===== design.v =====
module DOUBLY_PIPELINE(clk,xi,yi,r,ang,xf,yf);
input signed[15:0] xi,yi;
input clk;
output reg signed [15:0] r,ang;
output reg signed [15:0] xf,yf;
 wire signed [15:0] ri,angi;
 wire  signed [15:0] xfi,yfi;
wire  signed [15:0] g1,g2,g3,g4,g5,g6,g7,g8;
ROTATING x1(clk,xi,yi,g1,g2,g3,g4,g5,g6,g7,g8,xfi,yfi);     
VECTORING x2(clk,xi,yi,g1,g2,g3,g4,g5,g6,g7,g8,ri,angi);  
always @(*)
begin 
xf<=xfi;
yf<=yfi;  
r<=ri;
ang<=angi;
end
endmodule
module ROTATING(clk,xi,yi,a1,a2,a3,a4,a5,a6,a7,a8,xf,yf);
input signed[15:0] xi,yi;
input   signed [15:0] a1,a2,a3,a4,a5,a6,a7,a8;
input clk;
output reg  signed [15:0] xf,yf;
reg  signed [15:0] x1,x2,x3,x4,x5,x6,x7,x8;
reg  signed [15:0] y1,y2,y3,y4,y5,y6,y7,y8;
wire signed [15:0] angle45,angle26,angle14,angle7,angle3_5,angle1_79,angle0_89,angle0_44;
reg  signed [15:0] angle_i [8:0];  
wire signed [15:0] s = 16'd607;
assign angle45 = 16'd4500;
assign angle26 = 16'd2657;
assign angle14 = 16'd1404;
assign angle7 = 16'd713;
assign angle3_5 = 16'd358;
assign angle1_79 = 16'd179;
assign angle0_89 = 16'd89;
assign angle0_44 = 16'd44;
always @(posedge clk)
begin  
    angle_i[0] <= angle45 ;
	    x1<= xi + yi;   
		y1<= yi - xi;
	   if (angle_i[0] > a2)
		begin 
		x2<= x1 - (y1>>>1);  
		y2<= y1 + (x1>>>1); 
		angle_i[1] <= angle_i[0] - angle26 ; 
		end 
	   else
		begin 
		x2<= x1+(y1>>>1); 
		y2<= y1-(x1>>>1);
	    angle_i[1] <= angle_i[0] + angle26 ;  
	   end
	 if (angle_i[1] > a3)
	    begin 
		 angle_i[2] <= angle_i[1] - angle14 ;  
		  x3<= x2 - (y2>>>2); 
		  y3<= y2 +(x2>>>2);
		end 
		else 
		begin 
	      angle_i[2] <= angle_i[1] + angle14 ;  
		  x3<= x2+(y2>>>2); 
		  y3<= y2-(x2>>>2);
		end 
	if (angle_i[2] > a4)
	    begin 
		  angle_i[3] <= angle_i[2] - angle7 ;  
		  x4<= x3 - (y3>>>3); 
		  y4<= y3 +(x3>>>3);
		 end 
		else 
		begin 
	     angle_i[3] <= angle_i[2] + angle7 ;  
		  x4<= x3+(y3>>>3); 
		  y4<= y3-(x3>>>3);
		end 
		if (angle_i[3] > a5)
	    begin 
			angle_i[4] <= angle_i[3] - angle3_5 ;  
			x5<= x4 - (y4>>>4); 
			y5<= y4 + (x4>>>4);
		 end 
		else 
		begin
			angle_i[4] <= angle_i[3] + angle3_5 ;  
			x5<= x4+(y4>>>4); 
			y5<= y4-(x4>>>4);
		end 
	   if (angle_i[4] > a6)
	    begin 
			angle_i[5] <= angle_i[4] - angle1_79 ;  
			x6<= x5 - (y5>>>5); 
			y6<= y5 +(x5>>>5);
		end
		else 
		begin 
	       angle_i[5] <= angle_i[4] + angle1_79 ;  
		   x6<= x5+(y5>>>5); 
		   y6<= y5-(x5>>>5);
		end 
		if (angle_i[5] > a7)
	    begin 
			angle_i[6] <= angle_i[5] - angle0_89 ;  
			x7<= x6 - (y6>>>6); 
			y7<= y6 +(x6>>>6);
		end
		else 
		begin 
			angle_i[6] <= angle_i[5] + angle0_89;  
			x7<= x6+(y6>>>6); 
			y7<= y6-(x6>>>6);
		end 
		if (angle_i[6] > a8)
	     begin 
			angle_i[7] <= angle_i[6] - angle0_44 ;  
			x8<= x7 - (y7>>>7); 
			y8<= y7 +(x7>>>7);
		 end 
		 else 
         begin 	     
			angle_i[7] <= angle_i[6] + angle0_44 ;  
			x8<= x7+(y7>>>7); 
			y8<= y7-(x7>>>7);
		 end  
      xf <=  (s*x8)/1000 ;
      yf <=  (s*y8)/1000 ;	  
end 
endmodule
module VECTORING(clk,a0,b0,ang1,ang2,ang3,ang4,ang5,ang6,ang7,ang8,r,ang);
input signed[15:0]a0,b0;
input clk;
  output reg signed [15:0]r,ang;  
  output reg signed[15:0] ang1,ang2,ang3,ang4,ang5,ang6,ang7,ang8;  
  reg signed [15:0] a1,a2,a3,a4,a5,a6,a7,a8;
  reg signed [15:0] b1,b2,b3,b4,b5,b6,b7,b8;
  reg signed[15:0] angle_x1,angle_x2,angle_x3,angle_x4,angle_x5,angle_x6,angle_x7,angle_x8;
wire signed [15:0] v = 16'd0607;
wire [15:0] angle_c0 = 16'd4500;
wire [15:0] angle_c1 = 16'd2657;
wire [15:0] angle_c2 = 16'd1404;
wire [15:0] angle_c3 = 16'd713;
wire [15:0] angle_c4 = 16'd358;
wire [15:0] angle_c5 = 16'd179;
wire [15:0] angle_c6 = 16'd089;
wire [15:0] angle_c7 = 16'd044; 
  always @ (posedge clk)
   begin
      a1<=a0+b0;
      b1<=b0-a0;
      angle_x1 <= angle_c0;
	  ang1 <= angle_x1;
    if(b1 < 0)  
   begin
      a2<= a1 - (b1>>>1);
      b2<= b1 + (a1>>>1);
     angle_x2<=angle_x1-angle_c1;
	   ang2<= angle_x2;
     end
    else
   begin
      a2<=a1+(b1>>>1);
      b2<=b1-(a1>>>1);
      angle_x2<=angle_x1+angle_c1;
	  ang2<= angle_x2;
    end
     if(b2<0)
	begin
     a3<=a2-(b2>>>2);
     b3<=b2+(a2>>>2);
     angle_x3<=angle_x2-angle_c2;
	  ang3<= angle_x3;
     end
  	else
  	begin
      a3<=a2+(b2>>>2);
      b3<=b2-(a2>>>2);
      angle_x3<=angle_x2+angle_c2;
	  ang3<= angle_x3;
	end
     if(b3<0)
	begin
     a4<=a3-(b3>>>3);
     b4<=b3+(a3>>>3);
     angle_x4<=angle_x3-angle_c3;
	 ang4<=angle_x4;
     end
  	else
  	begin
      a4<=a3+(b3>>>3);
      b4<=b3-(a3>>>3);
     angle_x4<=angle_x3+angle_c3;
	 ang4<=angle_x4;
	end
     if(b4<0)
	begin
     a5<=a4-(b4>>>4);
     b5<=b4+(a4>>>4);
      angle_x5<=angle_x4-angle_c4;
	   ang5<=angle_x5;
     end
  	else
  	begin
      a5<=a4+(b4>>>4);
      b5<=b4-(a4>>>4);
      angle_x5<=angle_x4+angle_c4;
	   ang5<=angle_x5;
	end
     if(b5<0)
	begin
     a6<=a5-(b5>>>5);
     b6<=b5+(a5>>>5);
    angle_x6<=angle_x5-angle_c5;
	 ang6<=angle_x6;
     end
  	else
  	begin
      a6<=a5+(b5>>>5);
      b6<=b5-(a5>>>5);
      angle_x6<=angle_x5+angle_c5;
	  ang6<=angle_x6;
	end
     if(b6<0)
	begin
     a7<=a6-(b6>>>6);
     b7<=b6+(a6>>>6);
     angle_x7<=angle_x6-angle_c6;
	 ang7<=angle_x7;
     end
  	else
  	begin
     a7<=a6+(b6>>>6);
     b7<=b6-(a6>>>6);
      angle_x7<=angle_x6+angle_c6;
	  ang7<=angle_x7;
 	 end
     if(b7<0)
	begin
      a8<=a7-(b7>>>7);
      b8<=b7+(a7>>>7);
      angle_x8<=angle_x7-angle_c7;
	  ang8<=angle_x8;
     end
  	else
      begin
      a8<=a7+(b7>>>7);
      b8<=b7-(a7>>>7);
       angle_x8<=angle_x7-angle_c7;
	   ang8<=angle_x8;
     end
r<=v*a8/1000;
ang<=angle_x8;
end
endmodule

===== run.sh =====
#!/bin/bash
# the make line also repeats each setting of config.mk as NAME=value (left out here)
make -C /OpenROAD-flow-scripts/flow DESIGN_CONFIG=/design/flow/config.mk WORK_HOME=/design/flow/orfs CLKGATE_MAP_FILE= finish

===== config.mk =====
export PLATFORM = sky130hd
export DESIGN_NAME = DOUBLY_PIPELINE
export DESIGN_NICKNAME = DOUBLY_PIPELINE
export VERILOG_FILES = /design/flow/design.v
export SDC_FILE = /design/flow/constraint.sdc
export NUM_CORES = 4
export LEC_CHECK = 0
export ABC_AREA = 0
export CAP_MARGIN = 10
export CELL_PAD_IN_SITES_DETAIL_PLACEMENT = 1
export CELL_PAD_IN_SITES_GLOBAL_PLACEMENT = 3
export CORE_ASPECT_RATIO = 1.76
export CORE_MARGIN = 2
export CORE_UTILIZATION = 71
export CTS_CLUSTER_DIAMETER = 342
export CTS_CLUSTER_SIZE = 47
export GPL_ROUTABILITY_DRIVEN = 1
export GPL_TIMING_DRIVEN = 0
export MAX_ROUTING_LAYER = met4
export PLACE_DENSITY = 0.77
export SETUP_SLACK_MARGIN = -2.0
export SLEW_MARGIN = 20
export TNS_END_PERCENT = 25

===== constraint.sdc =====
create_clock -name core_clock -period 31.4 [get_ports {clk}]
set_input_delay 6.2800 -clock core_clock [delete_from_list [all_inputs] [get_ports {clk}]]
set_output_delay 6.2800 -clock core_clock [all_outputs]
set_load 0.01 [all_outputs]

==> results of run 1 <==
==> run notes, run 1 <==
Update from the flow run.

After synthesis the cells add up to 74200 um^2. The number of nets at floorplan is 10.1k. The synthesis stats list as the most numerous cell sky130_fd_sc_hd__inv_1. The core region is 104000 um^2. Of the total synthesized cell area, the portion taken by XOR and XNOR cells is 0.124. The number of flops mapped to enable cells by yosys is 0. The number of cell rows is 157. The count of cell types in the netlist is 146. Sorting the synthesized cells by how often they occur yields 1018 x sky130_fd_sc_hd__inv_1, 909 x sky130_fd_sc_hd__ha_1, 750 x sky130_fd_sc_hd__dfxtp_1, 737 x sky130_fd_sc_hd__a21oi_1, 665 x sky130_fd_sc_hd__xnor2_1.

The stage where the flow stopped is 3_1_place_gp_skip_io. The flow did not finish. The synthesized chip area reported by yosys is 74200 um^2. The area fraction of the largest cell type after synthesis is 0.202.

The synthesis report gives the async set-or-reset register share as 0. The sequential-to-total area share from yosys stat is 0.202. The leading area contributor after synthesis is sky130_fd_sc_hd__dfxtp_1.

The tally of yosys warning messages is 4. The total of flip-flops plus latches after synthesis is 750. At the floorplan stage, the core utilization is reported as 0.714.

The number of cell instances after yosys synthesis is 8922. Measured along the y axis, the die boundary spans 433 um. Yosys reports the multiplexer fraction of the synthesized area as 0.0218. The floorplan step set the die width to 248 um. Of the total synthesized cell area, the portion taken by AND-OR and OR-AND cells is 0.224. Of the total synthesized cell area, the portion taken by AND, OR, NAND and NOR gates is 0.138. The synthesized-area fraction occupied by adder cells is 0.225. The area of the chip is 107000 um^2. In the synthesized netlist, the dominant kind of combinational cell is adder cells. The first error in the log reads "[ERROR GPL-0301] Utilization 150.299 % exceeds 100%". The synthesized netlist cell count is 8922. The synthesis report lists the most area-consuming cells as sky130_fd_sc_hd__dfxtp_1 20%, sky130_fd_sc_hd__ha_1 15%, sky130_fd_sc_hd__xnor2_1 7.9%. In the synthesized netlist the dominant register cell turns out to be sky130_fd_sc_hd__dfxtp_1. A synthesized cell averages 8.32 um^2.
==> run 2, diff against run 1 <==
- ABC_AREA: 0 -> 1
- CAP_MARGIN: 10 -> 15
- CELL_PAD_IN_SITES_DETAIL_PLACEMENT: 1 -> not set
- CELL_PAD_IN_SITES_GLOBAL_PLACEMENT: 3 -> not set
- CORE_ASPECT_RATIO: 1.76 -> not set
- CTS_CLUSTER_DIAMETER: 342 -> 221
- CTS_CLUSTER_SIZE: 47 -> 21
- GPL_ROUTABILITY_DRIVEN: 1 -> 0
- GPL_TIMING_DRIVEN: 0 -> 1
- MAX_ROUTING_LAYER: met4 -> not set
- PLACE_DENSITY: 0.77 -> not set
- SETUP_SLACK_MARGIN: -2.0 -> not set
- TNS_END_PERCENT: 25 -> not set
- clock period: 31.4 -> 13.0 ns (I/O delays scaled with it)
==> run 2 against run 1 <==
Effect of this change: area after synthesis shrank 2.8%; the flow stops in 5_1_grt; die size fell by 2.8%; synthesized cell count rose by 11%.
==> run notes, run 2 <==
Update from the flow run.

The XOR/XNOR share of the synthesized area came to 0.113 (-0.0113). The total congestion overflow is 457. The synthesized netlist cell count is 9884 (+11%). The synthesized chip area reported by yosys is 72100 um^2 (-2.8%).

The number of nets at floorplan was 11.1k (+9.5%). The summed instance area of the synthesized netlist came to 72100 um^2 (-2.8%). The number of flops mapped to enable cells by yosys was 0 (unchanged). The commonest cells after synthesis are 1775 x sky130_fd_sc_hd__inv_1, 1760 x sky130_fd_sc_hd__nand2_1, 909 x sky130_fd_sc_hd__ha_1, 791 x sky130_fd_sc_hd__xor2_1, 750 x sky130_fd_sc_hd__dfxtp_1.

According to the I/O placement log, the pin count is 97. The run stopped with a tool error. The first error in the log reads "[ERROR GRT-0232] Routing congestion too high. Check the congestion heatmap in the GUI".

The count of cell types in the netlist came to 72 (-51%). The height of the die is 323 um (-25%). The total of flip-flops plus latches after synthesis is 750 (unchanged). The dominant register cell in the synthesized netlist is sky130_fd_sc_hd__dfxtp_1. The number of instances in the placed design is 12.1k. The cell chosen for the clock root is sky130_fd_sc_hd__clkbuf_16. The number of cell instances after yosys synthesis is 9884 (+11%).

The post-synthesis share of cell area spent on and-or and or-and gates is 0.111 (-0.113). The clock H-tree reported by CTS has 2 levels. The portion of synthesized cell area occupied by the leading cell type is 0.208 (+0.00576). The synthesized-area fraction occupied by adder cells came to 0.229 (+0.00417). The placement report lists the number of port buffers as 95. The total core area is 100000 um^2 (-3.3%).

The flow stopped in 5_1_grt. The tally of yosys warning messages came to 4 (unchanged). The area of the chip is 104000 um^2 (-2.8%). Sorting the synthesis cell report by count puts at the top sky130_fd_sc_hd__inv_1. The area fraction in mux cells is 0 (-0.0218). The simple-gate share of the synthesized area came to 0.235 (+0.0962). Summed over all nets, the half-perimeter wirelength after detailed placement is 143000 um. The post-synthesis average cell area is 7.30 um^2 (-12%). The async set-or-reset flop fraction in the synthesized netlist came to 0 (unchanged).

The core utilization at floorplan is 0.718 (+0.00429). The leading area contributor after synthesis is sky130_fd_sc_hd__dfxtp_1. The maximum count of clock buffers along a single path is 3. The main area contributors are sky130_fd_sc_hd__dfxtp_1 21%, sky130_fd_sc_hd__ha_1 16%, sky130_fd_sc_hd__xor2_1 9.6%.

The chip width came to 323 um (+30%). The sequential-to-total area share from yosys stat is 0.208 (+0.00576). The number of cell rows is 116 (-26%). The number of clock buffers inserted by TritonCTS is 41.

The biggest combinational cell group after synthesis is simple AND/OR/NAND/NOR gates. Overall routing resource usage recorded by global route was 0.756. The clock sink count is 750.
[run 2: metal layers]
layer  overflow  GRT usage
met1         64      0.750
met4        133      0.662
met5          9      0.544
met3         61      0.657
met2        190      0.904
[run 2: stage by stage]
step / area [um^2] / worst slack, ns
after detailed placement: 81600 / -1.79
after global placement: 81600 / -1.41
after floorplan: 72800 / -0.190
after CTS: 87500 / -1.16
[run 2: what timing repair did]
action | in CTS
buffers inserted | 184
setup endpoints to repair | 48
pin swaps | 375
hold buffers | 0
resized | 827
cloned | 3
==> run 3, diff against run 2 <==
- ABC_AREA: 1 -> not set
- CAP_MARGIN: 15 -> 20
- CELL_PAD_IN_SITES_GLOBAL_PLACEMENT: not set -> 2
- CORE_MARGIN: 2 -> 8
- CORE_UTILIZATION: 71 -> 35
- CTS_CLUSTER_DIAMETER: 221 -> not set
- CTS_CLUSTER_SIZE: 21 -> not set
- GPL_ROUTABILITY_DRIVEN: 0 -> not set
- GPL_TIMING_DRIVEN: 1 -> not set
- MAX_ROUTING_LAYER: not set -> met4
- MIN_ROUTING_LAYER: not set -> met2
- PLACE_DENSITY: not set -> 0.42
- SETUP_SLACK_MARGIN: not set -> 5.0
- SLEW_MARGIN: 20 -> 25
- clock period: 13.0 -> 31.0 ns (I/O delays scaled with it)
==> run 3 against run 2 <==
Effect of this change: area after synthesis increased by 2.8%; die size increased by 120%; synthesized cell count decreased by 9.7%; the run now finishes clean.
==> run notes, run 3 <==
Latest figures from synthesis and place and route.

Using the TritonRoute via totals, the vias-per-cell ratio works out to 7.33. In the post-synthesis netlist, the biggest area contributors are sky130_fd_sc_hd__dfxtp_1 20%, sky130_fd_sc_hd__ha_1 15%, sky130_fd_sc_hd__xnor2_1 7.9%. The worst slew slack as a fraction of its limit is 0.248. The initial DRC count is 10.1k.

The critical path maximum fanout is 20. On the final layout, the worst clock skew is 0.0899 ns. Summed over all instances, the cell type with the most area after synthesis is sky130_fd_sc_hd__dfxtp_1. The number of gates given a new drive strength after cts was 0 (-100%). The commonest cells after synthesis are 1018 x sky130_fd_sc_hd__inv_1, 909 x sky130_fd_sc_hd__ha_1, 750 x sky130_fd_sc_hd__dfxtp_1, 737 x sky130_fd_sc_hd__a21oi_1, 665 x sky130_fd_sc_hd__xnor2_1. The area fraction in mux cells was 0.0218 (+0.0218).

The first global-routing pass estimated 340000 um of wire. Sorting the synthesis cell report by count puts at the top sky130_fd_sc_hd__inv_1. The cell chosen for the clock root is sky130_fd_sc_hd__clkbuf_16. In the setup report, the worst path falls into the class reg -> reg. The via count of the first global-routing pass came to 95.4k. The total core area is 211000 um^2 (+110%). As reported, the later end of the worst-skew pair has a clock insertion delay of 0.79 ns. The run finished with no timing, DRC or antenna violations. The count of cell types in the netlist was 146 (+100%). The total congestion overflow is 0. The maximum single-stage delay on the critical path is 0.85 ns.

The clock sink count is 750 (unchanged). The number of cell rows was 169 (+46%). The post-synthesis average cell area was 8.32 um^2 (+14%).

Leaving out buffers and inverters, the combinational logic in the layout accounts for 54500 um^2. The XOR/XNOR share of the synthesized area is 0.124 (+0.0113). The number of buffers added for setup after CTS is 0 (-100%).

The number of antenna violations at the first check in global routing is 3. The highest achievable clock rate is 43.8 MHz. The remaining design rule violation count is 0. The chip width is 476 um (+48%). The worst setup slack before clock tree synthesis came to 8.82 ns (+10.61 ns). The worst hold path passes through 0 cells. The core utilization at floorplan is 0.351 (-0.367). The sequential-to-total area share from yosys stat came to 0.202 (-0.00576). The placed standard-cell area was 78400 um^2 (-4.0%). The area growth from synthesis to final layout is 10.4%. The total of flip-flops plus latches after synthesis is 750 (unchanged). The number of cells on the critical path is 61. The height of the die is 476 um (+48%). The synthesized chip area reported by yosys was 74200 um^2 (+2.8%). The number of clock buffers inserted by TritonCTS is 93 (+130%).

The tally of yosys warning messages is 4 (unchanged). The portion of synthesized cell area occupied by the leading cell type came to 0.202 (-0.00576).

After routing the design area is 81900 um^2. The synthesized-area fraction occupied by adder cells is 0.225 (-0.00417). The summed instance area of the synthesized netlist is 74200 um^2 (+2.8%).

The number of buffers and inverters on the critical path is 5. In the global route stage, overall resource usage came out at 0.286. The half-perimeter wire length after placement came to 170000 um (+19%). The utilization of the core after routing is 0.387. The H-tree depth came to 3 (+1).

The boundary pin count was 97 (unchanged). The async set-or-reset flop fraction in the synthesized netlist came to 0 (unchanged). The area of the chip came to 227000 um^2 (+120%). The kind of cell with the highest combined delay on the critical path is AND-OR/OR-AND gates.

The worst-case hold path end point is x2.ang8[12]. The TritonCTS clock tree is built. The smallest clock period supported by the final layout is computed as 22.85 ns. The final cycle utilization of the critical path is 0.737. The endpoint of the lowest-slack register-to-register path is x1.yf[12]. The post-synthesis share of cell area spent on and-or and or-and gates came to 0.224 (+0.113). The start point of the critical path is x1.y8[4]. In this run the critical register-to-register path is launched from x1.y8[4]. Entering global routing, the biggest net connects 43 pins. For reference, the clock transition at the flip-flops on the worst setup and hold paths is 0.08 ns. Setup repair after global routing left no endpoint under its margin. The antenna violation net count after detailed routing is 0.

The worst setup path is launched from a register. The count of port buffers added during placement is 95 (unchanged). The simple-gate share of the synthesized area is 0.138 (-0.0962). The total iterations of the first detailed-routing run is 10. The worst-case reg-to-reg path depth is 61. After routing, the total negative slack on setup checks comes to 0 ns.

Per the layout report, the design carries 21.9k filler cells. The footprint of the flip-flops and latches is 15000 um^2. Summing over the stages, the warning tally comes to 118. The critical path ends at x1.yf[12].

Grouping non-sequential cells by family puts the most area in adder cells. STA lists the startpoint of the worst hold path as x2.angle_x8[12]. The arrival time of data at the critical path endpoint is 23.44 ns. Looking at the critical path, the single cell with the biggest stage delay is sky130_fd_sc_hd__and3_1. Summed over all layers, the routed wires come to 216000 um. The cts-stage hold buffer count was 0 (unchanged). The number of nets at floorplan was 10.1k (-8.7%). Endpoints with negative setup slack in the final report add up to 0. The dominant register cell in the synthesized netlist is sky130_fd_sc_hd__dfxtp_1. The vias after detailed routing is 87.1k.

The maximum count of clock buffers along a single path is 3 (unchanged). The transition time recorded at the tightest slew-check pin is 1.12 ns. The detailed-route wire length per cell is 18.2 um. The number of maximum-capacitance constraint violations is 0.

The count of pins over their slew limit is 0. The synthesized netlist cell count was 8922 (-9.7%). The final-stage net count is 10.2k. The worst endpoint required time is 31.59 ns. The number of cell instances after yosys synthesis is 8922 (-9.7%). STA classifies the critical path endpoint as a register. The number of flops mapped to enable cells by yosys is 0 (unchanged).

The path class of the tightest hold or removal check is reg -> reg. The routability congestion estimate from global placement is 0.923. The setup slack of the most critical reg-to-reg path is 8.15 ns.

The most frequent cell on the critical path is sky130_fd_sc_hd__a211oi_1. The final hold violation count recorded for this run is 0. The worst path setup slack after routing is 8.15 ns.
==> run 3: cell type report <==
cell class,count,share of cell area
flip-flops and latches,750,0.183
diodes,14,0.000428
inverters,1020,0.0467
clock buffers,126,0.0326
clock inverters,50,0.00973
repair buffers,172,0.0186
well taps,2821,0.0431
multi-input cells,6926,0.665
==> run 3: metal layers <==
| layer | global-route usage | share of wire |
|---|---|---|
| met2 | 0.330 | 0.54 |
| met5 | - | 0 |
| met3 | 0.389 | 0.42 |
| met1 | - | 0 |
| met4 | 0.0337 | 0.044 |
==> run 3: per-stage QoR <==
step | std cells | hold WS (ns)
3_5_place_dp | 11700 | 0.312
3_3_place_gp | 11700 | 0.312
5_1_grt | 11900 | 0.312
6_report | 11900 | 0.301
2_1_floorplan | 8922 | 0.310
4_1_cts | 11900 | 0.301
==> run 4, diff against run 3 <==
- CAP_MARGIN: 20 -> 5
- CELL_PAD_IN_SITES_GLOBAL_PLACEMENT: 2 -> not set
- CORE_MARGIN: 8 -> 2
- CORE_UTILIZATION: 35 -> 70
- MAX_ROUTING_LAYER: met4 -> not set
- MIN_ROUTING_LAYER: met2 -> not set
- PLACE_DENSITY: 0.42 -> not set
- SETUP_SLACK_MARGIN: 5.0 -> not set
- SLEW_MARGIN: 25 -> 20
- clock period: 31.0 -> 16.5 ns (I/O delays scaled with it)
==> run 4 against run 3 <==
Effect of this change: the layout now fails its checks (negative setup slack); hold slack improved by 0.024 ns; fmax up 33%; first-iteration DRC count decreased by 30%; synthesized cell count unchanged; largest cell class unchanged.
==> run notes, run 4 <==
Latest figures from synthesis and place and route.

The flow ran to the end, but the layout failed its checks. The checks that failed: negative setup slack. The cts-stage hold buffer count is 0 (unchanged). sky130_fd_sc_hd__inv_1 is the most common cell in the netlist. The via count of the first global-routing pass is 74.0k (-22%). The final non-filler cell area is 92600 um^2 (+13%). The chip width is 330 um (-31%). The portion of synthesized cell area occupied by the leading cell type is 0.202 (unchanged).

The boundary pin count is 97 (unchanged). The highest achievable clock rate is 58.3 MHz (+33%). The slew of the pin with the lowest slew margin is 1.28 ns (+0.154 ns). The initial DRC count came to 7114 (-30%). The total iterations of the first detailed-routing run is 9 (-1). The commonest cells after synthesis are 1018 x sky130_fd_sc_hd__inv_1, 909 x sky130_fd_sc_hd__ha_1, 750 x sky130_fd_sc_hd__dfxtp_1, 737 x sky130_fd_sc_hd__a21oi_1, 665 x sky130_fd_sc_hd__xnor2_1. Setup repair after global routing could not meet its margin everywhere.

The core utilization at floorplan was 0.705 (+0.354). The clock transition at the registers of the reported paths is 0.07 ns (about the same). The post-synthesis share of cell area spent on and-or and or-and gates is 0.224 (unchanged).

The height of the die came to 330 um (-31%). The final-stage net count is 11.3k (+11%). The worst-case reg-to-reg path depth is 72 (+18%). The number of maximum-capacitance constraint violations came to 0 (unchanged).

The global-route wire length before repair is 359000 um (+5.4%). The clock sink count came to 750 (unchanged). The number of instances in the placed design was 11.2k (-4.3%).

The area of the chip is 109000 um^2 (-52%). The average vias per placed instance is 6.51 (-11%). The number of nets at floorplan was 10.1k (unchanged). The number of clock buffers inserted by TritonCTS is 79 (-15%).

The vias after detailed routing is 75.1k (-14%). The global routing usage summed across all routing layers is 0.396 (+0.109). Per STA, the startpoint of the critical path is x1.x8[10].

Summed over all instances, the cell type with the most area after synthesis is sky130_fd_sc_hd__dfxtp_1. The number of flops mapped to enable cells by yosys is 0 (unchanged). The H-tree depth is 3 (unchanged). The min-delay analysis places its worst path in the category reg -> reg. The detailed-route wire length per cell is 20.8 um (+14%).

The total congestion overflow is 0 (unchanged). The clock latency on the worst-skew pair is 0.68 ns (-0.11 ns). The critical path is of the reg -> reg type. The end point of the critical path is x1.xf[14]. The number of cell rows is 119 (-30%). The routability congestion estimate from global placement is 0.962 (+4.2%). The post-route non-filler standard cell count was 11.5k (-3.0%).

Looking at the reg2reg group, the worst path ends at x1.xf[14]. STA classifies the critical path endpoint as a register. STA lists the startpoint of the worst register-to-register path as x1.x8[10].

The buffers plus inverters on the worst setup path is 16 (+11). The time the worst path needs with I/O delays and setup is 17.16 ns (-5.69 ns). The maximum single-stage delay on the critical path was 0.59 ns (-0.26 ns). The count of cell types in the netlist is 146 (unchanged). The summed instance area of the synthesized netlist is 74200 um^2 (unchanged). The count of port buffers added during placement is 95 (unchanged). The synthesized-area fraction occupied by adder cells came to 0.225 (unchanged). The kind of cell with the highest combined delay along the critical path is AND-OR/OR-AND gates. The main area contributors are sky130_fd_sc_hd__dfxtp_1 20%, sky130_fd_sc_hd__ha_1 15%, sky130_fd_sc_hd__xnor2_1 7.9%. The cell chosen for the clock root is sky130_fd_sc_hd__clkbuf_16.

The number of antenna violations at the first check in global routing is 2 (-1). The worst endpoint required time was 17.03 ns (-14.56 ns). The total core area is 105000 um^2 (-50%).

The number of warning messages in the logs is 120 (+1.7%). The dominant register cell in the synthesized netlist is sky130_fd_sc_hd__dfxtp_1. The tally of yosys warning messages is 4 (unchanged). The TritonCTS clock tree is built. Per the STA report, the cell with the highest stage delay on the worst path is sky130_fd_sc_hd__fa_1. The final cycle utilization of the critical path is 1.04 (+0.303). The worst path setup slack after routing is -0.655 ns (-8.81 ns). Of the combinational cells, the family taking the most area is adder cells.

The async set-or-reset flop fraction in the synthesized netlist is 0 (unchanged). The count of pins over their slew limit was 0 (unchanged). The aggregate routed wire length is 240000 um (+11%). The maximum count of clock buffers along a single path was 3 (unchanged). The number of cells on the critical path was 72 (+18%). The maximum net fanout on the critical path is 7 (-65%). The final worst clock skew is 0.0363 ns (-0.0536 ns).

The worst slew slack as a fraction of its limit is 0.141 (-0.107). The number of cell instances after yosys synthesis is 8922 (unchanged). For the worst min-delay path, the startpoint reported by OpenROAD is x2.angle_x8[15]. The final hold violation count is 0 (unchanged).

The arrival time of data at the critical path endpoint was 17.68 ns (-5.76 ns). The antenna violation net count after detailed routing was 0 (unchanged). The final antenna diode count came to 0 (-14). The remaining design rule violation count is 0 (unchanged). The simple-gate share of the synthesized area is 0.138 (unchanged).

The setup slack of the most critical reg-to-reg path is -0.66 ns (-8.81 ns). The placed standard-cell area is 84000 um^2 (+7.2%). The XOR/XNOR share of the synthesized area is 0.124 (unchanged). The kind of launch point of the worst setup path is a register. The maximum number of pins on one net before global-route repair is 42 (-2.3%). The area fraction in mux cells came to 0.0218 (unchanged).

The half-perimeter wire length after placement is 160000 um (-6.1%). The total of flip-flops plus latches after synthesis is 750 (unchanged). The number of failing setup endpoints in the final timing report is 44 (+44). Looking at the hold checks, the worst path lands on x2.ang8[15].

The synthesized chip area reported by yosys came to 74200 um^2 (unchanged). The post-synthesis average cell area is 8.32 um^2 (unchanged). The instance count along the most critical hold path is 0 (unchanged).

The synthesized netlist cell count is 8922 (unchanged). The sequential-to-total area share from yosys stat is 0.202 (unchanged). The area growth from synthesis to final layout is 24.8%.
## run 4: cell type report
| type | count | area, um^2 |
|---|---|---|
| Fill cell | 4969 | 12700 |
| Inverter | 1020 | 3840 |
| Clock buffer | 107 | 2260 |
| Timing Repair Buffer | 1301 | 10400 |
| Tap cell | 1391 | 1740 |
| Multi-Input combinational cell | 6926 | 58800 |
| Clock inverter | 32 | 438 |
| Sequential cell | 750 | 15100 |
## run 4: metal layers
layer,vias to the layer above,share of wire,global-route usage
li1,33800,-,-
met1,35500,0.37,0.457
met2,4358,0.49,0.706
met3,1474,0.071,0.0522
met4,4,0.070,0.220
met5,-,0.00014,0
## run 4: through the flow
step	utilization	hold WS (ns)	setup TNS, ns	worst slack (ns)
2_1_floorplan	-	0.310	-0.0107	-0.0107
3_3_place_gp	0.798	0.311	-0.202	-0.0927
3_5_place_dp	0.798	0.312	-11.18	-0.673
4_1_cts	0.834	0.325	0	0.00502
5_1_grt	0.880	0.331	-35.16	-1.14
6_report	0.880	0.325	-12.78	-0.655
## run 4: timing repair
item / 4_1_cts / 5_1_grt
endpoints found under the setup margin: 44 / 48
gates resized: 151 / 718
pin swaps: 66 / 388
setup buffers: 44 / 169
gates cloned: 0 / 2
==> run 5, diff against run 4 <==
- ABC_AREA: not set -> 1
- CAP_MARGIN: 5 -> 20
- CORE_UTILIZATION: 70 -> 72
- CTS_CLUSTER_DIAMETER: not set -> 251
- CTS_CLUSTER_SIZE: not set -> 31
- SETUP_SLACK_MARGIN: not set -> 0.95
- clock period: 16.5 -> 14.2 ns (I/O delays scaled with it)
==> run 5 against run 4 <==
Effect of this change: the flow now stops in 5_1_grt; die size is 5.4% lower; synthesized cell count is 11% higher; area after synthesis is 2.8% lower.
==> run notes, run 5 <==
Update from the flow run.

The core utilization at floorplan is 0.723 (+0.0187). The area of the chip is 103000 um^2 (-5.4%). The summed instance area of the synthesized netlist is 72100 um^2 (-2.8%).

Summed over all layers, the global routing overflow is 63. The tool reported: "[ERROR GRT-0232] Routing congestion too high. Check the congestion heatmap in the GUI". The synthesized netlist cell count came to 9884 (+11%).

The H-tree depth came to 1 (-2). The tally of yosys warning messages is 4 (unchanged). In the global route stage, overall resource usage came out at 0.621. The flow did not finish. The routability congestion estimate from global placement came to 0.956 (-0.64%). The total core area was 99700 um^2 (-5.3%).

The simple-gate share of the synthesized area is 0.235 (+0.0962). The stage where the flow stopped is 5_1_grt. The XOR/XNOR share of the synthesized area is 0.113 (-0.0113). The post-synthesis share of cell area spent on and-or and or-and gates is 0.111 (-0.113).

The boundary pin count is 97 (unchanged). Yosys reports that the most numerous cell types are 1775 x sky130_fd_sc_hd__inv_1, 1760 x sky130_fd_sc_hd__nand2_1, 909 x sky130_fd_sc_hd__ha_1, 791 x sky130_fd_sc_hd__xor2_1, 750 x sky130_fd_sc_hd__dfxtp_1. The count of port buffers added during placement is 95 (unchanged). The area fraction in mux cells is 0 (-0.0218). The async set-or-reset flop fraction in the synthesized netlist was 0 (unchanged). Sorting the synthesized cells by area gives the leading types as sky130_fd_sc_hd__dfxtp_1 21%, sky130_fd_sc_hd__ha_1 16%, sky130_fd_sc_hd__xor2_1 9.6%. Per the CTS log, the root buffer master is sky130_fd_sc_hd__clkbuf_16.

The total of flip-flops plus latches after synthesis came to 750 (unchanged). The number of cell rows is 116 (-2.5%). The clock sink count came to 750 (unchanged). The number of cell instances after yosys synthesis is 9884 (+11%).

The maximum count of clock buffers along a single path came to 3 (unchanged). The number of clock buffers inserted by TritonCTS is 28 (-65%). The placed standard-cell area is 79800 um^2 (-5.0%). The synthesized-area fraction occupied by adder cells is 0.229 (+0.00417). The sequential-to-total area share from yosys stat is 0.208 (+0.00576). The portion of synthesized cell area occupied by the leading cell type is 0.208 (+0.00576). The count of cell types in the netlist is 72 (-51%).

The dominant register cell in the synthesized netlist is sky130_fd_sc_hd__dfxtp_1. The height of the die is 321 um (-2.7%). The library cell with the highest instance count after synthesis is sky130_fd_sc_hd__inv_1. The biggest combinational cell group after synthesis is simple AND/OR/NAND/NOR gates. The number of flops mapped to enable cells by yosys is 0 (unchanged). The number of nets at floorplan came to 11.1k (+9.5%). The leading area contributor after synthesis is sky130_fd_sc_hd__dfxtp_1. The post-synthesis average cell area is 7.30 um^2 (-12%). The half-perimeter wire length after placement is 146000 um (-8.9%).

The synthesized chip area reported by yosys is 72100 um^2 (-2.8%). The chip width is 321 um (-2.7%).
run 5: repair_timing:
item | CTS
pin swaps | 398
buffers inserted | 220
hold endpoints to repair | 0
setup endpoints to repair | 48
resized | 970
gates cloned | 3
hold buffers | 0
run 5: metal layers:
metal / track usage / GRT overflow
met5: 0.335 / 2
met4: 0.553 / 17
met3: 0.424 / 8
met2: 0.850 / 27
met1: 0.607 / 9
run 5: stage by stage:
step | setup slack (ns) | hold WS [ns] | cells | TNS (ns) | util
4_1_cts | 0.0337 | 0.304 | 12200 | 0 | 0.865
3_5_place_dp | -0.896 | 0.312 | 11900 | -13.48 | 0.800
3_3_place_gp | -0.500 | 0.310 | 11900 | -2.98 | 0.800
2_1_floorplan | 0.902 | 0.310 | 9884 | 0 | -
==> run 6, diff against run 5 <==
- CAP_MARGIN: 20 -> 35
- CTS_CLUSTER_DIAMETER: 251 -> 372
- CTS_CLUSTER_SIZE: 31 -> 98
- PLACE_DENSITY: not set -> 0.4
- SETUP_SLACK_MARGIN: 0.95 -> 5.0
- clock period: 14.2 -> 16.8 ns (I/O delays scaled with it)
==> run 6 against run 5 <==
Effect of this change: the run again fails in 5_1_grt; die size is the same; area after synthesis stayed put; synthesized cell count did not move.
==> run notes, run 6 <==
Update from the flow run.

The run stopped with a tool error. The stage where the flow stopped is 5_1_grt. The first error in the log reads "[ERROR GRT-0232] Routing congestion too high. Check the congestion heatmap in the GUI". The total congestion overflow is 164. Sorting the Yosys area breakdown by cell type puts at the top sky130_fd_sc_hd__dfxtp_1. The core utilization at floorplan is 0.723 (unchanged).

The total core area is 99700 um^2 (unchanged). Summed over all routing layers, the global router reports a total usage of 0.612. The sequential-to-total area share from yosys stat came to 0.208 (unchanged). The XOR/XNOR share of the synthesized area is 0.113 (unchanged). The count of port buffers added during placement was 95 (unchanged). The number of cell rows is 116 (unchanged). The synthesized netlist cell count is 9884 (unchanged).

The portion of synthesized cell area occupied by the leading cell type is 0.208 (unchanged). The number of clock buffers inserted by TritonCTS was 11 (-61%). The post-synthesis average cell area came to 7.30 um^2 (unchanged).

The total of flip-flops plus latches after synthesis is 750 (unchanged). The number of flops mapped to enable cells by yosys is 0 (unchanged). The maximum count of clock buffers along a single path was 3 (unchanged). Yosys shows that the main logic family after synthesis is simple AND/OR/NAND/NOR gates. The half-perimeter wire length after placement is 135000 um (-7.6%). The number of cell instances after yosys synthesis is 9884 (unchanged). The synthesized-area fraction occupied by adder cells is 0.229 (unchanged). Looking at the cell usage after synthesis, the top flip-flop cell is sky130_fd_sc_hd__dfxtp_1. The height of the die is 321 um (unchanged). The area of the chip is 103000 um^2 (unchanged). The commonest cells after synthesis are 1775 x sky130_fd_sc_hd__inv_1, 1760 x sky130_fd_sc_hd__nand2_1, 909 x sky130_fd_sc_hd__ha_1, 791 x sky130_fd_sc_hd__xor2_1, 750 x sky130_fd_sc_hd__dfxtp_1. The number of nets at floorplan is 11.1k (unchanged). The routability congestion estimate from global placement is 0.939 (-1.8%). The synthesis report lists the most area-consuming cells as sky130_fd_sc_hd__dfxtp_1 21%, sky130_fd_sc_hd__ha_1 16%, sky130_fd_sc_hd__xor2_1 9.6%. The clock sink count is 750 (unchanged).

The boundary pin count was 97 (unchanged). The count of cell types in the netlist was 72 (unchanged). The tally of yosys warning messages is 4 (unchanged).

The cell chosen for the clock root is sky130_fd_sc_hd__clkbuf_16. The simple-gate share of the synthesized area is 0.235 (unchanged). The summed instance area of the synthesized netlist is 72100 um^2 (unchanged). The area fraction in mux cells is 0 (unchanged). The most common cell in the synthesized netlist is sky130_fd_sc_hd__inv_1.

The async set-or-reset flop fraction in the synthesized netlist is 0 (unchanged). The synthesized chip area reported by yosys came to 72100 um^2 (unchanged). The H-tree depth is 1 (unchanged).

The post-synthesis share of cell area spent on and-or and or-and gates came to 0.111 (unchanged). The chip width came to 321 um (unchanged).
run 6: repair_timing:
action | CTS
gates resized | 884
endpoints found under the setup margin | 48
buffers inserted | 442
pin swaps | 541
cloned | 11
hold buffers | 0
run 6: routing by layer:
layer	track usage	GRT overflow
met2	0.830	96
met4	0.488	51
met5	0.337	0
met3	0.440	4
met1	0.611	13
run 6: metrics by stage:
| step | hold WS [ns] | std cells | setup slack [ns] | instance area (um^2) | util |
|---|---|---|---|---|---|
| 4_1_cts | 0.347 | 11700 | 2.56 | 83500 | 0.838 |
| 3_5_place_dp | 0.312 | 11200 | 1.00 | 76100 | 0.763 |
| 2_1_floorplan | 0.310 | 9884 | 3.76 | 73800 | - |
| 3_3_place_gp | 0.311 | 11200 | 1.50 | 76100 | 0.763 |
==> run 7, diff against run 6 <==
- ABC_AREA: 1 -> 0
- CAP_MARGIN: 35 -> 10
- CELL_PAD_IN_SITES_DETAIL_PLACEMENT: not set -> 1
- CELL_PAD_IN_SITES_GLOBAL_PLACEMENT: not set -> 2
- CORE_ASPECT_RATIO: not set -> 1.6
- CORE_UTILIZATION: 72 -> 71
- CTS_CLUSTER_DIAMETER: 372 -> 342
- CTS_CLUSTER_SIZE: 98 -> 47
- GPL_ROUTABILITY_DRIVEN: not set -> 1
- GPL_TIMING_DRIVEN: not set -> 0
- MAX_ROUTING_LAYER: not set -> met5
- PLACE_DENSITY: 0.4 -> not set
- PLACE_DENSITY_LB_ADDON: not set -> 0.21
- SETUP_SLACK_MARGIN: 5.0 -> -2.0
- SLEW_MARGIN: 20 -> 15
- TNS_END_PERCENT: not set -> 25
- clock period: 16.8 -> 31.4 ns (I/O delays scaled with it)
==> run 7 against run 6 <==
Effect of this change: the run fails in 3_1_place_gp_skip_io; synthesized cell count decreased by 9.7%; area after synthesis rose by 2.8%; die size up 4.3%.
==> run notes, run 7 <==
Update from the flow run.

The run stopped with a tool error. The flow halted during 3_1_place_gp_skip_io. The tool reported: "[ERROR FLW-0024] Place density exceeds 1.0 (current PLACE_DENSITY_LB_ADDON =  0.21). Please check if the value of  PLACE_DENSITY_LB_ADDON is between 0 and 0.99". The summed instance area of the synthesized netlist came to 74200 um^2 (+2.8%).

The height of the die is 413 um (+29%). The number of cell instances after yosys synthesis is 8922 (-9.7%). The biggest combinational cell group after synthesis is adder cells. The total of flip-flops plus latches after synthesis is 750 (unchanged).

The sequential-to-total area share from yosys stat is 0.202 (-0.00576). By area the synthesized netlist is led by sky130_fd_sc_hd__dfxtp_1 20%, sky130_fd_sc_hd__ha_1 15%, sky130_fd_sc_hd__xnor2_1 7.9%. The number of flops mapped to enable cells by yosys is 0 (unchanged).

The largest total area in the synthesized netlist belongs to sky130_fd_sc_hd__dfxtp_1. The synthesized chip area reported by yosys is 74200 um^2 (+2.8%). Sorting the synthesis cell report by count puts at the top sky130_fd_sc_hd__inv_1. The core utilization at floorplan was 0.714 (-0.00992). The synthesized netlist cell count is 8922 (-9.7%). The post-synthesis average cell area is 8.32 um^2 (+14%). The portion of synthesized cell area occupied by the leading cell type came to 0.202 (-0.00576).

The simple-gate share of the synthesized area is 0.138 (-0.0962). The number of cell rows is 150 (+29%). The chip width is 260 um (-19%). The post-synthesis share of cell area spent on and-or and or-and gates is 0.224 (+0.113). The async set-or-reset flop fraction in the synthesized netlist came to 0 (unchanged). The synthesized-area fraction occupied by adder cells is 0.225 (-0.00417). The area fraction in mux cells is 0.0218 (+0.0218). The area of the chip came to 107000 um^2 (+4.3%). Among all flip-flop cells after synthesis, the most frequent one is sky130_fd_sc_hd__dfxtp_1. The total core area is 104000 um^2 (+4.3%). The XOR/XNOR share of the synthesized area came to 0.124 (+0.0113).

The commonest cells after synthesis are 1018 x sky130_fd_sc_hd__inv_1, 909 x sky130_fd_sc_hd__ha_1, 750 x sky130_fd_sc_hd__dfxtp_1, 737 x sky130_fd_sc_hd__a21oi_1, 665 x sky130_fd_sc_hd__xnor2_1. The tally of yosys warning messages is 4 (unchanged). The number of nets at floorplan is 10.1k (-8.7%). The count of cell types in the netlist came to 146 (+100%).
==> run 8, diff against run 7 <==
- ABC_AREA: 0 -> 1
- CAP_MARGIN: 10 -> 20
- CELL_PAD_IN_SITES_DETAIL_PLACEMENT: 1 -> not set
- CELL_PAD_IN_SITES_GLOBAL_PLACEMENT: 2 -> not set
- CORE_ASPECT_RATIO: 1.6 -> not set
- CORE_UTILIZATION: 71 -> 72
- CTS_CLUSTER_DIAMETER: 342 -> not set
- CTS_CLUSTER_SIZE: 47 -> 100
- GPL_ROUTABILITY_DRIVEN: 1 -> not set
- GPL_TIMING_DRIVEN: 0 -> not set
- MAX_ROUTING_LAYER: met5 -> not set
- PLACE_DENSITY: not set -> 0.37
- PLACE_DENSITY_LB_ADDON: 0.21 -> not set
- SETUP_SLACK_MARGIN: -2.0 -> not set
- SLEW_MARGIN: 15 -> 20
- TNS_END_PERCENT: 25 -> 10
- clock period: 31.4 -> 15.5 ns (I/O delays scaled with it)
==> run 8 against run 7 <==
Effect of this change: the run now finishes clean; synthesized cell count rose by 11%; area after synthesis fell by 2.8%; die size fell by 4.1%.
==> run notes, run 8 <==
Latest figures from synthesis and place and route.

The detailed-route wire length per cell is 15.1 um. The skew report gives the latency at the later pin of the worst-skew pair as 0.68 ns.

Setup slack on the worst path after placement came out at -0.488 ns. The arrival time of data at the critical path endpoint is 15.64 ns. For the worst setup path, the data required time is 16.07 ns. The count of nets left with antenna violations once routing finished came out at 0. The number of failing setup endpoints in the final timing report is 0.

The vias after detailed routing is 64.1k. The maximum single-stage delay on the critical path is 0.55 ns. The via count of the first global-routing pass was 61.4k.

The number of maximum-capacitance constraint violations is 0. The topmost layer with routed signal wires is met4. 0 antenna diodes ended up in the layout.

According to the report, the first pass of detailed routing completed in 8 iterations. The number of nets at floorplan is 11.1k (+9.5%). After detailed routing, the number of remaining DRC violations is 0.

For reference, the top cells by count after synthesis are 1775 x sky130_fd_sc_hd__inv_1, 1760 x sky130_fd_sc_hd__nand2_1, 909 x sky130_fd_sc_hd__ha_1, 791 x sky130_fd_sc_hd__xor2_1, 750 x sky130_fd_sc_hd__dfxtp_1. The portion of synthesized cell area occupied by the leading cell type is 0.208 (+0.00576). The worst-case reg-to-reg path depth is 113.

The library cell with the highest instance count after synthesis is sky130_fd_sc_hd__inv_1. Along the worst hold path, the cell count comes to 0. On the critical path the largest part of the delay comes from simple AND/OR/NAND/NOR gates.

The cell chosen for the clock root is sky130_fd_sc_hd__clkbuf_16. In the per-layer summary, the met1 wirelength comes to 69900 um. For the final routed database, the setup TNS stands at 0 ns. The post-synthesis average cell area came to 7.30 um^2 (-12%). In the hold report, the worst path ends at x2.ang8[13]. The height of the die came to 321 um (-22%). The XOR/XNOR share of the synthesized area came to 0.113 (-0.0113).

The final hold violation count is 0. At the end of routability-driven placement, the weighted congestion stood at 0.932. The total congestion overflow is 0. The number of flops mapped to enable cells by yosys is 0 (unchanged). The clock transition at the registers of the reported paths is 0.06 ns.

The final-stage net count is 11.4k. The cell type of the slowest stage on the worst timing path is sky130_fd_sc_hd__fa_1. The most frequent cell on the critical path is sky130_fd_sc_hd__nand2_1.

The tally of yosys warning messages is 4 (unchanged). By area the synthesized netlist is led by sky130_fd_sc_hd__dfxtp_1 21%, sky130_fd_sc_hd__ha_1 16%, sky130_fd_sc_hd__xor2_1 9.6%. The number of clock sinks came to 750. The final cycle utilization of the critical path is 0.972.

After layout, the minimum clock period comes to 15.07 ns. Entering global routing, the biggest net connects 42 pins. The first global-routing pass estimated 273000 um of wire. The area growth from synthesis to final layout is 13.9%.

For reference, the critical path is launched at x1.y8[13]. The routed design has 174000 um of wire. The number of antenna violations at the first check in global routing was 1. The routed wire length on met3 is 7070 um.

The count of cell types in the netlist was 72 (-51%). During I/O placement, the number of pins put on the boundary was 97. The simple-gate share of the synthesized area is 0.235 (+0.0962). The leading area contributor after synthesis is sky130_fd_sc_hd__dfxtp_1.

Per the post-run analysis, buffers plus inverters along the critical path come to 19. The chip width is 321 um (+23%). Checking max transition, the worst relative margin is 0.374.

The count of port buffers added during placement is 95. Looking at the max-slew report, the worst-margin pin has a slew of 0.933 ns. The area of the chip was 103000 um^2 (-4.1%). The run finished with no timing, DRC or antenna violations. The total of flip-flops plus latches after synthesis is 750 (unchanged). The number of cell instances after yosys synthesis is 9884 (+11%). The count of pins over their slew limit is 0. The number of cell rows is 116 (-23%). The initial DRC count is 4046. The async set-or-reset flop fraction in the synthesized netlist is 0 (unchanged).

The final worst clock skew is 0.0505 ns. The sequential-to-total area share from yosys stat is 0.208 (+0.00576). The path type of the worst min-delay path is reg -> reg. STA classifies the critical path endpoint as a register.

The start of the worst register-to-register path is x1.y8[13]. STA reports a reg2reg setup slack of 0.43 ns. Per the CTS log, the maximum H-tree level is 3. The summed instance area of the synthesized netlist is 72100 um^2 (-2.8%).

The worst register-to-register path ends at x1.yf[14]. Grouping non-sequential cells by family puts the most area in simple AND/OR/NAND/NOR gates. The number of cells on the critical path is 113. The TritonCTS clock tree is built. The number of warning messages in the logs is 120. The synthesized chip area reported by yosys came to 72100 um^2 (-2.8%). The capture point of the critical path was reported as x1.yf[14]. The synthesized-area fraction occupied by adder cells is 0.229 (+0.00417).

The average vias per placed instance is 5.53. The highest achievable clock rate is 66.4 MHz. The most used flip-flop cell after synthesis is sky130_fd_sc_hd__dfxtp_1. STA classifies the critical path startpoint as a register. In the detailed route, the total length drawn on met2 is 89900 um. The post-synthesis share of cell area spent on and-or and or-and gates came to 0.111 (-0.113). The worst path setup slack after routing is 0.430 ns.

Across every metal layer, demand over resource in global routing totals 0.312. On the final layout, the worst hold slack is 0.323 ns. The core utilization at floorplan was 0.723 (+0.00992).

The synthesized netlist cell count is 9884 (+11%). The category of the critical setup timing path is reg -> reg. The maximum count of clock buffers along a single path is 3. Setup repair after global routing could not meet its margin everywhere. The half-perimeter wire length after placement is 133000 um. The total core area is 99700 um^2 (-4.1%).

STA lists the startpoint of the worst hold path as x2.angle_x8[13]. The maximum net fanout on the critical path is 8. The area fraction in mux cells is 0 (-0.0218). The number of clock buffers inserted by TritonCTS is 81.
run 8: repair_timing:
action | in CTS | in global routing
setup endpoints to repair | 7 | 48
buffers inserted | 5 | 164
pin swaps | 3 | 245
cloned | 0 | 6
gates resized | 30 | 807
hold buffers | 0 | 0
run 8: layer usage:
metal / track usage / up-vias
met1: 0.358 / 29900
met2: 0.586 / 1609
li1: - / 32100
met5: 0 / -
met4: 0.132 / 0
met3: 0.0317 / 510
run 8: metrics by stage:
step / utilization / area, um^2 / instances
5_1_grt: 0.824 / 82200 / 11600
6_report: 0.824 / 82200 / 11600
4_1_cts: 0.779 / 77700 / 11400
3_3_place_gp: 0.749 / 74700 / 11300
2_1_floorplan: - / 72100 / 9884
3_5_place_dp: 0.749 / 74700 / 11300
run 8: final cells by class:
cell class	count	area (um^2)
Timing Repair Buffer	313	2640
Tap cell	1298	1620
Sequential cell	750	15100
Multi-Input combinational cell	7169	52600
Clock buffer	103	2260
Timing Repair inverter	1	8.76
Fill cell	6565	17500
Clock inverter	45	608
Inverter	1904	7230
==> run 9, diff against run 8 <==
- ABC_AREA: 1 -> not set
- CELL_PAD_IN_SITES_DETAIL_PLACEMENT: not set -> 1
- CORE_ASPECT_RATIO: not set -> 1.59
- CORE_UTILIZATION: 72 -> 40
- CTS_CLUSTER_SIZE: 100 -> not set
- PLACE_DENSITY: 0.37 -> not set
- TNS_END_PERCENT: 10 -> not set
- clock period: 15.5 -> 25.0 ns (I/O delays scaled with it)
==> run 9 against run 8 <==
Effect of this change: critical path depth fell by 52; worst setup slack improved by 1.8 ns; first-iteration DRC count fell by 44%; cell area fell by 2.2%; still clean on timing, DRC and antenna; fmax fell by 34%; highest routed layer unchanged; critical path type unchanged.
==> run notes, run 9 <==
Latest figures from synthesis and place and route.

The total congestion overflow is 0 (unchanged). The worst path setup slack after routing is 2.22 ns (+1.79 ns). The worst-case reg-to-reg path depth was 61 (-46%).

The vias after detailed routing was 64.8k (+1.1%). The buffers plus inverters on the worst setup path is 5 (-14). The boundary pin count came to 97 (unchanged).

The number of cell rows is 199 (+72%). Setup repair after global routing left no endpoint under its margin.

The count of cell types in the netlist is 146 (+100%). The post-synthesis share of cell area spent on and-or and or-and gates came to 0.224 (+0.113). The arrival time of data at the critical path endpoint is 23.37 ns (+7.73 ns). The footprint of the flip-flops and latches was 15000 um^2 (-0.88%). The clock transition at the registers of the reported paths is 0.08 ns (+0.02 ns). The global routing met3 resource utilization is 0.0257 (-0.00605). The global routing usage summed across all routing layers is 0.220 (-0.0926).

The maximum count of clock buffers along a single path is 3 (unchanged). The maximum single-stage delay on the critical path is 1.00 ns (+0.45 ns). The synthesized netlist cell count came to 8922 (-9.7%). The half-perimeter wire length after placement is 175000 um (+32%).

According to the timing report, the critical path is launched from x1.y8[8]. The chip width is 346 um (+7.8%). The detailed-route wire length per cell is 18.6 um (+24%). The kind of launch point of the worst setup path is a register. The filler cell count in the final layout is 22.0k (+240%). For reference, the top cells by count after synthesis are 1018 x sky130_fd_sc_hd__inv_1, 909 x sky130_fd_sc_hd__ha_1, 750 x sky130_fd_sc_hd__dfxtp_1, 737 x sky130_fd_sc_hd__a21oi_1, 665 x sky130_fd_sc_hd__xnor2_1. The count of port buffers added during placement is 95 (unchanged). The number of cells on the critical path came to 61 (-46%).

Looking at the setup timing report, the critical path kind is reg -> reg. The number of failing setup endpoints in the final timing report is 0 (unchanged). The summed instance area of the synthesized netlist was 74200 um^2 (+2.8%). The worst slew slack as a fraction of its limit was 0.284 (-0.0891). The portion of synthesized cell area occupied by the leading cell type came to 0.202 (-0.00576). The area of the multi-input gates is 54500 um^2 (+3.4%).

The flow ran to the end and the layout has no timing, DRC or antenna violations. The total core area is 185000 um^2 (+85%). The number of flops mapped to enable cells by yosys came to 0 (unchanged). The number of buffers added for setup after CTS is 0 (-5). STA lists the startpoint of the worst hold path as x2.angle_x8[9]. The initial DRC count was 2285 (-44%).

The final-stage net count is 10.1k (-11%). The worst setup slack before clock tree synthesis is 2.41 ns (+2.90 ns). The TritonCTS clock tree is built. The global-route track usage on met2 is 0.454 (-0.131). The endpoint class of the critical path is a register. After synthesis, the cell types taking the most area are sky130_fd_sc_hd__dfxtp_1 20%, sky130_fd_sc_hd__ha_1 15%, sky130_fd_sc_hd__xnor2_1 7.9%. The sequential-to-total area share from yosys stat is 0.202 (-0.00576). Looking at the reg2reg group, the worst path starts from x1.y8[8]. The clock latency on the worst-skew pair is 0.74 ns (+0.06 ns). The time the worst path needs with I/O delays and setup came to 22.78 ns (+7.71 ns).

The XOR/XNOR share of the synthesized area was 0.124 (+0.0113). The area of the chip is 189000 um^2 (+84%). The dominant register cell in the synthesized netlist is sky130_fd_sc_hd__dfxtp_1. Per the STA report, the cell with the highest stage delay on the worst path is sky130_fd_sc_hd__a41oi_1. The final hold violation count is 0 (unchanged). From synthesis to final layout, the design area changed by 8.38%. The tally of yosys warning messages is 4 (unchanged).

The routability congestion estimate from global placement is 0.939 (+0.82%). The number of nets at floorplan was 10.1k (-8.7%).

The core utilization at floorplan is 0.402 (-0.321). In this design, the largest share of critical-path delay is due to AND-OR/OR-AND gates. The maximum number of pins on one net before global-route repair was 42 (unchanged).

The total iterations of the first detailed-routing run is 5 (-3). The layer flagged by global routing as most heavily used is met2. The synthesized chip area reported by yosys is 74200 um^2 (+2.8%).

The simple-gate share of the synthesized area is 0.138 (-0.0962). The slew of the pin with the lowest slew margin is 1.07 ns (+0.133 ns). The number of warning messages in the logs is 116 (-3.3%). The average vias per placed instance was 5.68 (+2.7%).

The count of pins over their slew limit was 0 (unchanged). The cts-stage hold buffer count is 0 (unchanged). The synthesized-area fraction occupied by adder cells came to 0.225 (-0.00417). The H-tree depth is 3 (unchanged).

Per the timing report, the most critical flop-to-flop path finishes at x1.yf[12]. Hold analysis lists the worst path endpoint as x2.ang8[9]. The global-route wire length before repair is 349000 um (+28%). The final worst clock skew is 0.0405 ns (-0.00996 ns). The cell chosen for the clock root is sky130_fd_sc_hd__clkbuf_16.

The instance count along the most critical hold path was 0 (unchanged). The setup slack of the most critical reg-to-reg path is 2.22 ns (+1.79 ns). The height of the die is 547 um (+71%).

The number of cell instances after yosys synthesis is 8922 (-9.7%). By instance count, the leading cell after synthesis is sky130_fd_sc_hd__inv_1. The end point of the critical path is x1.yf[12]. The final-layout setup total negative slack is 0 ns (unchanged). The antenna violation net count after detailed routing is 0 (unchanged). The via count of the first global-routing pass is 71.2k (+16%).

The tightest min-delay check is of the reg -> reg type. The aggregate routed wire length is 212000 um (+22%). The leading area contributor after synthesis is sky130_fd_sc_hd__dfxtp_1. The clock sink count is 750 (unchanged). The met1 usage is 0.204 (-0.153).

The number of maximum-capacitance constraint violations came to 0 (unchanged). The biggest combinational cell group after synthesis is adder cells. The final cycle utilization of the critical path came to 0.911 (-0.0611). The number of gates given a new drive strength after cts is 0 (-100%). The worst endpoint required time came to 25.59 ns (+9.52 ns). The area fraction in mux cells is 0.0218 (+0.0218). The async set-or-reset flop fraction in the synthesized netlist is 0 (unchanged). The post-synthesis average cell area is 8.32 um^2 (+14%). The remaining design rule violation count came to 0 (unchanged). The highest achievable clock rate was 43.9 MHz (-34%). The maximum net fanout on the critical path is 16 (+8). The number of clock buffers inserted by TritonCTS is 80 (-1.2%).

The total of flip-flops plus latches after synthesis is 750 (unchanged). The number of antenna violations at the first check in global routing is 0 (-1). The final antenna diode count is 0 (unchanged).
==> run 9: through the flow <==
| step | hold slack (ns) | instances | cell area [um^2] | util |
|---|---|---|---|---|
| after global placement | 0.314 | 11300 | 77600 | 0.421 |
| after detailed placement | 0.313 | 11300 | 77600 | 0.421 |
| final | 0.308 | 11400 | 80400 | 0.436 |
| after global routing | 0.330 | 11400 | 80400 | 0.436 |
| after CTS | 0.316 | 11400 | 80400 | 0.436 |
| after floorplan | 0.310 | 8922 | 74200 | - |
==> run 9: final cells by class <==
| cell class | count | area share |
|---|---|---|
| Multi-Input combinational cell | 6926 | 0.677 |
| Clock buffer | 102 | 0.0273 |
| Clock inverter | 43 | 0.00683 |
| Timing Repair Buffer | 147 | 0.0167 |
| Tap cell | 2412 | 0.0375 |
| Inverter | 1020 | 0.0476 |
| Sequential cell | 750 | 0.187 |
==> run 9: routing by layer <==
layer  routed length (um)  vias to the layer above
li1                     -                    31300
met1                74900                    31500
met2               120000                     1213
met3                 6050                      673
met4                11700                        0
met5                    0                        -
==> run 10, diff against run 9 <==
- ABC_AREA: not set -> 1
- CAP_MARGIN: 20 -> 10
- CELL_PAD_IN_SITES_DETAIL_PLACEMENT: 1 -> not set
- CORE_ASPECT_RATIO: 1.59 -> not set
- CORE_UTILIZATION: 40 -> 71
- CTS_CLUSTER_DIAMETER: not set -> 221
- CTS_CLUSTER_SIZE: not set -> 80
- GPL_ROUTABILITY_DRIVEN: not set -> 0
- GPL_TIMING_DRIVEN: not set -> 1
- PLACE_DENSITY: not set -> 0.67
- clock period: 25.0 -> 13.9 ns (I/O delays scaled with it)
==> run 10 against run 9 <==
Effect of this change: the run now fails in 5_1_grt; die size decreased by 45%; synthesized cell count increased by 11%; area after synthesis decreased by 2.8%.
==> run notes, run 10 <==
Update from the flow run.

The flow did not finish. Progress stopped at 5_1_grt. The tool reported: "[ERROR GRT-0232] Routing congestion too high. Check the congestion heatmap in the GUI". The area fraction in mux cells is 0 (-0.0218). The core utilization at floorplan came to 0.718 (+0.316). The simple-gate share of the synthesized area is 0.235 (+0.0962). The total core area came to 100000 um^2 (-46%).

Post-synth the commonest register cell is sky130_fd_sc_hd__dfxtp_1. The area of the chip is 104000 um^2 (-45%). The synthesized-area fraction occupied by adder cells is 0.229 (+0.00417). The leading area contributor after synthesis is sky130_fd_sc_hd__dfxtp_1. The H-tree depth is 1 (-2). The count of port buffers added during placement came to 95 (unchanged). The number of nets at floorplan is 11.1k (+9.5%). Across every metal layer, demand over resource in global routing totals 0.731.

The number of instances in the placed design is 12.1k (+7.8%). Sorting the synthesized cells by area gives the leading types as sky130_fd_sc_hd__dfxtp_1 21%, sky130_fd_sc_hd__ha_1 16%, sky130_fd_sc_hd__xor2_1 9.6%. The summed instance area of the synthesized netlist is 72100 um^2 (-2.8%). The half-perimeter wire length after placement is 141000 um (-19%).

The chip width is 323 um (-6.6%). The number of cell rows is 116 (-42%). The async set-or-reset flop fraction in the synthesized netlist was 0 (unchanged). The clock sink count is 750 (unchanged).

The sequential-to-total area share from yosys stat came to 0.208 (+0.00576). The boundary pin count is 97 (unchanged). The height of the die is 323 um (-41%). By area, the combinational part of the netlist is dominated by simple AND/OR/NAND/NOR gates. The XOR/XNOR share of the synthesized area is 0.113 (-0.0113). The synthesis stats list as the most numerous cell sky130_fd_sc_hd__inv_1. The number of cell instances after yosys synthesis is 9884 (+11%).

The maximum count of clock buffers along a single path is 3 (unchanged). The post-synthesis average cell area is 7.30 um^2 (-12%). The total of flip-flops plus latches after synthesis was 750 (unchanged). The cell chosen for the clock root is sky130_fd_sc_hd__clkbuf_16.

The synthesized chip area reported by yosys is 72100 um^2 (-2.8%). The number of clock buffers inserted by TritonCTS is 14 (-83%). The total congestion overflow is 433.

The synthesized netlist cell count is 9884 (+11%). The post-synthesis share of cell area spent on and-or and or-and gates is 0.111 (-0.113). The number of flops mapped to enable cells by yosys is 0 (unchanged). The count of cell types in the netlist is 72 (-51%). The portion of synthesized cell area occupied by the leading cell type was 0.208 (+0.00576). The tally of yosys warning messages is 4 (unchanged). The commonest cells after synthesis are 1775 x sky130_fd_sc_hd__inv_1, 1760 x sky130_fd_sc_hd__nand2_1, 909 x sky130_fd_sc_hd__ha_1, 791 x sky130_fd_sc_hd__xor2_1, 750 x sky130_fd_sc_hd__dfxtp_1.
-- run 10: routing by layer --
layer  GRT overflow  track usage
met5              2        0.528
met4            132        0.603
met3             55        0.617
met2            201        0.897
met1             43        0.731
-- run 10: per-stage QoR --
stage / setup slack (ns) / cell area [um^2]
after floorplan: 0.124 / 72100
after CTS: -0.166 / 86700
after detailed placement: -1.25 / 80900
after global placement: -0.758 / 80900
-- run 10: timing repair --
action,in CTS
cloned,3
setup buffers,216
pin swaps,502
resized,928
endpoints found under the setup margin,45
hold buffers,0
